==> flow/design.v (excerpt) <==
module ifft_top 
     (
         input   wire           clk           ,                 
         input   wire           rst           ,                 
		 input   wire           ifft_enable   ,                 
		 input   wire  [15:0]   in_0_real     ,                 
         input   wire  [15:0]   in_1_real     ,                 
         input   wire  [15:0]   in_2_real     ,                 
         input   wire  [15:0]   in_3_real     ,                 
         input   wire  [15:0]   in_4_real     ,                 
         input   wire  [15:0]   in_5_real     ,                 
         input   wire  [15:0]   in_6_real     ,                 
         input   wire  [15:0]   in_7_real     ,                 
         input   wire  [15:0]   in_8_real     ,                 
         input   wire  [15:0]   in_9_real     ,                 
         input   wire  [15:0]   in_10_real    ,                 
         input   wire  [15:0]   in_11_real    ,                 
		 input   wire  [15:0]   in_0_imag     ,                 
         input   wire  [15:0]   in_1_imag     ,                 
         input   wire  [15:0]   in_2_imag     ,                 
         input   wire  [15:0]   in_3_imag     ,                 
         input   wire  [15:0]   in_4_imag     ,                 
         input   wire  [15:0]   in_5_imag     ,                 
         input   wire  [15:0]   in_6_imag     ,                 
         input   wire  [15:0]   in_7_imag     ,                 
         input   wire  [15:0]   in_8_imag     ,                 
         input   wire  [15:0]   in_9_imag     ,                 
         input   wire  [15:0]   in_10_imag    ,                 
         input   wire  [15:0]   in_11_imag    ,                 
		 output  wire  [15:0]   ifft_out_real ,                 
		 output  wire  [15:0]   ifft_out_imag ,                 
		 output  wire           finish                          
     );
Settings: LEC_CHECK=0, ABC_AREA=0, CAP_MARGIN=20, CELL_PAD_IN_SITES_GLOBAL_PLACEMENT=0, CORE_MARGIN=2, CORE_UTILIZATION=65, CTS_CLUSTER_DIAMETER=116, HOLD_SLACK_MARGIN=0.13, MAX_ROUTING_LAYER=met5, PLACE_DENSITY_LB_ADDON=0.25, SETUP_SLACK_MARGIN=1.21, SLEW_MARGIN=20, TNS_END_PERCENT=65; clock period 22.1 ns.
run.sh (not shown) runs the stock make flow with config.mk's settings and CLKGATE_MAP_FILE=.
Edit:
==> flow/config.mk (replaced) <==
export PLATFORM = sky130hd
export DESIGN_NAME = ifft_top
export DESIGN_NICKNAME = ifft_top
export VERILOG_FILES = /design/flow/design.v
export SDC_FILE = /design/flow/constraint.sdc
export NUM_CORES = 4
export LEC_CHECK = 0
export CAP_MARGIN = 20
export CORE_MARGIN = 2
export CORE_UTILIZATION = 52
export CTS_CLUSTER_DIAMETER = 398
export SLEW_MARGIN = 20
==> flow/constraint.sdc (replaced) <==
create_clock -name core_clock -period 13.0 [get_ports {clk}]
set_input_delay 2.6000 -clock core_clock [delete_from_list [all_inputs] [get_ports {clk}]]
set_output_delay 2.6000 -clock core_clock [all_outputs]
set_load 0.01 [all_outputs]
This time the run finished with setup timing left.
Setup slack got worse by 3.0 ns.
Die area is higher by 25%.
Clock skew went up by 0.022 ns.
Design area rises by 9.1%.
Count of clock-buffer cells in the layout rises by 4.
Edit:
--- a/flow/config.mk
+++ b/flow/config.mk
@@ -10,2 +10,2 @@
-export CORE_UTILIZATION = 52
-export CTS_CLUSTER_DIAMETER = 398
+export CORE_UTILIZATION = 58
+export SETUP_SLACK_MARGIN = 1.39
==> flow/constraint.sdc (replaced) <==
create_clock -name core_clock -period 8.76 [get_ports {clk}]
set_input_delay 1.7520 -clock core_clock [delete_from_list [all_inputs] [get_ports {clk}]]
set_output_delay 1.7520 -clock core_clock [all_outputs]
set_load 0.01 [all_outputs]
After rerunning: The changed run ran to the end with violations: setup timing. Power goes up by 47%. Synthesized area is unchanged. Via count rose by about 2.3%. First-iteration DRC count increases by about 14%. Cell area rose by about 2%. Final cell count drops by 0.66%. Sequential cell count does not change. Non-clock buffer count rose by 199. Hold slack is better by 0.039 ns. Global-route usage grows by 3.5 points. Synthesized cell count is unchanged.
Edit:
--- a/flow/config.mk
+++ b/flow/config.mk
@@ -10,2 +10 @@
-export CORE_UTILIZATION = 58
-export SETUP_SLACK_MARGIN = 1.39
+export CORE_UTILIZATION = 40
==> flow/constraint.sdc (replaced) <==
create_clock -name core_clock -period 13.5 [get_ports {clk}]
set_input_delay 2.7000 -clock core_clock [delete_from_list [all_inputs] [get_ports {clk}]]
set_output_delay 2.7000 -clock core_clock [all_outputs]
set_load 0.01 [all_outputs]
After rerunning: The changed run completed with no timing, DRC or antenna violations; power went down by 36%; clock skew fell by 0.012 ns; non-clock buffer count is lower by 529; first-iteration DRC count decreases by 18%.

---

Starting RTL as in the previous note.
clock: 7.48 ns
lec_check: 0
cap_margin: 20
cell_pad_in_sites_global_placement: 0
core_aspect_ratio: 1.12
core_margin: 2
core_utilization: 71
cts_cluster_size: 65
gpl_routability_driven: 1
gpl_timing_driven: 1
max_routing_layer: met4
min_routing_layer: met1
place_density_lb_addon: 0.01
setup_slack_margin: -0.55
slew_margin: 15
tns_end_percent: 40
The baseline completed and failed the layout checks on negative setup slack.
Rerun with:
CELL_PAD_IN_SITES_GLOBAL_PLACEMENT = default   (was 0)
CORE_ASPECT_RATIO = default   (was 1.12)
CORE_UTILIZATION = 69   (was 71)
CTS_CLUSTER_SIZE = 24   (was 65)
GPL_ROUTABILITY_DRIVEN = default   (was 1)
GPL_TIMING_DRIVEN = default   (was 1)
MIN_ROUTING_LAYER = default   (was met1)
PLACE_DENSITY_LB_ADDON = default   (was 0.01)
SETUP_SLACK_MARGIN = 0.4   (was -0.55)
SLEW_MARGIN = 20   (was 15)
TNS_END_PERCENT = default   (was 40)
What happened: Now the flow did not get past global routing (5_1_grt); synthesized area stays the same; die size is higher by about 3%; synthesized cell count does not change.
Rerun with:
CORE_UTILIZATION = 40   (was 69)
CTS_CLUSTER_SIZE = default   (was 24)
MAX_ROUTING_LAYER = default   (was met4)
SETUP_SLACK_MARGIN = default   (was 0.4)
clock period = 15.6 ns   (was 7.48 ns; I/O delays follow)
Result:
- This time the run finished with timing, DRC and antenna clean
- area after synthesis stays the same
- die area goes up by well over a third
- synthesized cell count does not change
Rerun with:
CORE_UTILIZATION = 58   (was 40)
SETUP_SLACK_MARGIN = 2.52   (was default)
clock period = 8.72 ns   (was 15.6 ns; I/O delays follow)
The new run reached the layout checks and failed them: negative setup slack.
Total power grows by well over a third.
Clock-buffer cell count fell by 1.
Synthesized cell count is unchanged.
Sequential share of layout area drops by 3.0 points.
Utilization came out higher by 27 points.
Routed wire length went up by a few percent.
Final area came out higher by roughly a tenth.
Sequential power grows by well over a third.
Setup slack gets worse by 4.2 ns.
Rerun with:
CORE_UTILIZATION = 52   (was 58)
CTS_CLUSTER_SIZE = 99   (was default)
SETUP_SLACK_MARGIN = default   (was 2.52)
clock period = 13.0 ns   (was 8.72 ns; I/O delays follow)
=> The new run produced a layout that fails on negative setup slack; register-to-register slack improved by 1.8 ns; worst hold slack is worse by 0.0055 ns; first-iteration DRC count drops by roughly a tenth; die size grows by roughly a tenth; non-clock buffer count drops by 178; sequential power drops by a quarter to a third.
Rerun with:
CORE_UTILIZATION = 44   (was 52)
CTS_CLUSTER_SIZE = default   (was 99)
clock period = 11.0 ns   (was 13.0 ns; I/O delays follow)
Effect: The new run ran to the end with violations: negative setup slack. Setup slack is worse by 1.3 ns. Clock power is higher by about a fifth. Clock skew drops by 0.057 ns. Register-to-register slack is better by 0.87 ns. Worst hold slack is better by 0.027 ns. Clock-buffer cell count goes down by 29. Synthesized area stays the same.

---

Starting RTL as in the previous note.
==> flow/config.mk <==
export PLATFORM = sky130hd
export DESIGN_NAME = ifft_top
export DESIGN_NICKNAME = ifft_top
export VERILOG_FILES = /design/flow/design.v
export SDC_FILE = /design/flow/constraint.sdc
export NUM_CORES = 4
export LEC_CHECK = 0
export ABC_AREA = 1
export CAP_MARGIN = 20
export CORE_MARGIN = 9
export CORE_UTILIZATION = 40
export CTS_CLUSTER_SIZE = 49
export GPL_TIMING_DRIVEN = 0
export HOLD_SLACK_MARGIN = 0.04
export MIN_ROUTING_LAYER = met1
export PLACE_DENSITY_LB_ADDON = 0.28
export SETUP_SLACK_MARGIN = 1.71
export SLEW_MARGIN = 20
==> flow/constraint.sdc <==
create_clock -name core_clock -period 7.79 [get_ports {clk}]
set_input_delay 1.5580 -clock core_clock [delete_from_list [all_inputs] [get_ports {clk}]]
set_output_delay 1.5580 -clock core_clock [all_outputs]
set_load 0.01 [all_outputs]
The starting point completed, yet does not pass: negative setup slack.
Change:
==> flow/config.mk (replaced) <==
export PLATFORM = sky130hd
export DESIGN_NAME = ifft_top
export DESIGN_NICKNAME = ifft_top
export VERILOG_FILES = /design/flow/design.v
export SDC_FILE = /design/flow/constraint.sdc
export NUM_CORES = 4
export LEC_CHECK = 0
export CAP_MARGIN = 20
export CORE_MARGIN = 2
export CORE_UTILIZATION = 52
export SLEW_MARGIN = 20
export TNS_END_PERCENT = 10
==> flow/constraint.sdc (replaced) <==
create_clock -name core_clock -period 13.3 [get_ports {clk}]
set_input_delay 2.6600 -clock core_clock [delete_from_list [all_inputs] [get_ports {clk}]]
set_output_delay 2.6600 -clock core_clock [all_outputs]
set_load 0.01 [all_outputs]
The changed run completed and failed the layout checks on negative setup slack.
Utilization came out higher by 12 points.
Worst setup slack improves by 4.2 ns.
Wire length falls by about a fifth.
Cell count went down by about a fifth.
Design area goes down by a few percent.
Critical path depth shrinks by 5.
Count of clock-buffer cells in the layout decreases by 18.
First-iteration DRC count drops by a quarter to a third.
Global-route usage increases by 5.0 points.
Change:
--- a/flow/config.mk
+++ b/flow/config.mk
@@ -9,4 +9,3 @@
 export CORE_MARGIN = 2
-export CORE_UTILIZATION = 52
+export CORE_UTILIZATION = 9
 export SLEW_MARGIN = 20
-export TNS_END_PERCENT = 10
==> flow/constraint.sdc (replaced) <==
create_clock -name core_clock -period 16.3 [get_ports {clk}]
set_input_delay 3.2600 -clock core_clock [delete_from_list [all_inputs] [get_ports {clk}]]
set_output_delay 3.2600 -clock core_clock [all_outputs]
set_load 0.01 [all_outputs]
=>
- With this change the flow went through all stages and came out clean
- count of clock-buffer cells in the layout goes down by 14
- routed wire length goes up by 7.7%
- worst setup slack improved by 0.48 ns
- core utilization goes down by 50 points
- worst hold slack is worse by 0.071 ns
Change:
--- a/flow/config.mk
+++ b/flow/config.mk
@@ -9,3 +9,3 @@
 export CORE_MARGIN = 2
-export CORE_UTILIZATION = 9
+export CORE_UTILIZATION = 68
 export SLEW_MARGIN = 20
==> flow/constraint.sdc (replaced) <==
create_clock -name core_clock -period 9.08 [get_ports {clk}]
set_input_delay 1.8160 -clock core_clock [delete_from_list [all_inputs] [get_ports {clk}]]
set_output_delay 1.8160 -clock core_clock [all_outputs]
set_load 0.01 [all_outputs]
What happened: This time the run finished but failed the layout checks on negative setup slack; clock-buffer cell count goes up by 9; area after synthesis does not change; final area shrinks by 3.4%; worst hold slack is better by 0.085 ns; worst setup slack gets worse by 4.0 ns; total power came out higher by 80%; via count climbs by 16%; non-clock buffer count is higher by 787; global-route usage goes up by 40 points.
Power is estimated from default activity; no workload was simulated.
